==> inputs of amber <==
// MatrixMultUnit
module MatrixMultUnit(
  input wire reset_n                      ,  
  input wire clk                          ,
  input wire dut_valid                    , 
  output wire dut_ready                   ,
  output wire                           dut__tb__sram_input_write_enable  ,
  output wire [16-1 : 0     ]   dut__tb__sram_input_write_address ,
  output wire [32-1 : 0     ]   dut__tb__sram_input_write_data    ,
  output reg  [16-1 : 0     ]   dut__tb__sram_input_read_address  , 
  input  wire [32-1 : 0     ]   tb__dut__sram_input_read_data     ,     
  output wire                           dut__tb__sram_weight_write_enable  ,
  output wire [16-1 : 0     ]   dut__tb__sram_weight_write_address ,
  output wire [32-1 : 0     ]   dut__tb__sram_weight_write_data    ,
  output reg  [16-1 : 0     ]   dut__tb__sram_weight_read_address  , 
  input  wire [32-1 : 0     ]   tb__dut__sram_weight_read_data     ,     
  output wire                           dut__tb__sram_result_write_enable  ,
  output reg  [16-1 : 0     ]   dut__tb__sram_result_write_address ,
  output wire [32-1 : 0     ]   dut__tb__sram_result_write_data    ,
  output reg  [16-1 : 0     ]   dut__tb__sram_result_read_address  , 
  input  wire [32-1 : 0     ]   tb__dut__sram_result_read_data     ,    
  output wire                           dut__tb__sram_scratchpad_write_enable  ,
  output reg  [16-1 : 0     ]   dut__tb__sram_scratchpad_write_address ,
  output wire [32-1 : 0     ]   dut__tb__sram_scratchpad_write_data    ,
  output reg  [16-1 : 0     ]   dut__tb__sram_scratchpad_read_address  , 
  input  wire [32-1 : 0     ]   tb__dut__sram_scratchpad_read_data  
);
==> flow/config.mk <==
export PLATFORM = sky130hd
export DESIGN_NAME = MatrixMultUnit
export DESIGN_NICKNAME = MatrixMultUnit
export VERILOG_FILES = /design/flow/design.v
export SDC_FILE = /design/flow/constraint.sdc
export NUM_CORES = 4
export LEC_CHECK = 0
export ABC_AREA = 1
export CAP_MARGIN = 20
export CORE_MARGIN = 2
export CORE_UTILIZATION = 57
export CTS_CLUSTER_DIAMETER = 61
export CTS_CLUSTER_SIZE = 90
export GPL_ROUTABILITY_DRIVEN = 1
export MAX_ROUTING_LAYER = met4
export PLACE_DENSITY_LB_ADDON = 0.14
export SETUP_SLACK_MARGIN = 1.78
export SLEW_MARGIN = 20
export TNS_END_PERCENT = 100
==> flow/constraint.sdc <==
create_clock -name core_clock -period 6.9 [get_ports {clk}]
set_input_delay 1.3800 -clock core_clock [delete_from_list [all_inputs] [get_ports {clk}]]
set_output_delay 1.3800 -clock core_clock [all_outputs]
set_load 0.01 [all_outputs]
run.sh (not shown) runs the stock make flow with config.mk's settings and CLKGATE_MAP_FILE=.
==> delta: changes against amber <==
==> flow/config.mk (replaced) <==
export PLATFORM = sky130hd
export DESIGN_NAME = MatrixMultUnit
export DESIGN_NICKNAME = MatrixMultUnit
export VERILOG_FILES = /design/flow/design.v
export SDC_FILE = /design/flow/constraint.sdc
export NUM_CORES = 4
export LEC_CHECK = 0
export CAP_MARGIN = 20
export CORE_MARGIN = 2
export CORE_UTILIZATION = 65
export CTS_CLUSTER_DIAMETER = 325
export SETUP_SLACK_MARGIN = 0.75
export SLEW_MARGIN = 20
==> flow/constraint.sdc (replaced) <==
create_clock -name core_clock -period 6.65 [get_ports {clk}]
set_input_delay 1.3300 -clock core_clock [delete_from_list [all_inputs] [get_ports {clk}]]
set_output_delay 1.3300 -clock core_clock [all_outputs]
set_load 0.01 [all_outputs]
==> harbor: changes against amber <==
==> flow/config.mk (replaced) <==
export PLATFORM = sky130hd
export DESIGN_NAME = MatrixMultUnit
export DESIGN_NICKNAME = MatrixMultUnit
export VERILOG_FILES = /design/flow/design.v
export SDC_FILE = /design/flow/constraint.sdc
export NUM_CORES = 4
export LEC_CHECK = 0
export CAP_MARGIN = 20
export CORE_MARGIN = 2
export CORE_UTILIZATION = 69
export SLEW_MARGIN = 20
==> flow/constraint.sdc (replaced) <==
create_clock -name core_clock -period 15.0 [get_ports {clk}]
set_input_delay 3.0000 -clock core_clock [delete_from_list [all_inputs] [get_ports {clk}]]
set_output_delay 3.0000 -clock core_clock [all_outputs]
set_load 0.01 [all_outputs]
==> nickel: changes against amber <==
==> flow/config.mk (replaced) <==
export PLATFORM = sky130hd
export DESIGN_NAME = MatrixMultUnit
export DESIGN_NICKNAME = MatrixMultUnit
export VERILOG_FILES = /design/flow/design.v
export SDC_FILE = /design/flow/constraint.sdc
export NUM_CORES = 4
export LEC_CHECK = 0
export CAP_MARGIN = 20
export CORE_MARGIN = 2
export CORE_UTILIZATION = 71
export CTS_CLUSTER_DIAMETER = 28
export CTS_CLUSTER_SIZE = 34
export SETUP_SLACK_MARGIN = 1.88
export SLEW_MARGIN = 20
==> flow/constraint.sdc (replaced) <==
create_clock -name core_clock -period 6.59 [get_ports {clk}]
set_input_delay 1.3180 -clock core_clock [delete_from_list [all_inputs] [get_ports {clk}]]
set_output_delay 1.3180 -clock core_clock [all_outputs]
set_load 0.01 [all_outputs]
==> results <==
Via count, lowest first: harbor, delta, amber. The lowest critical path depth belongs to harbor, the highest to amber. In flip-flop count, delta and harbor do not differ. delta finished with negative setup slack left. harbor went through all stages and came out clean. nickel never finished: it broke off in 5_1_grt. amber passed the timing, DRC and antenna checks. The highest cell count belongs to amber, the lowest to harbor.
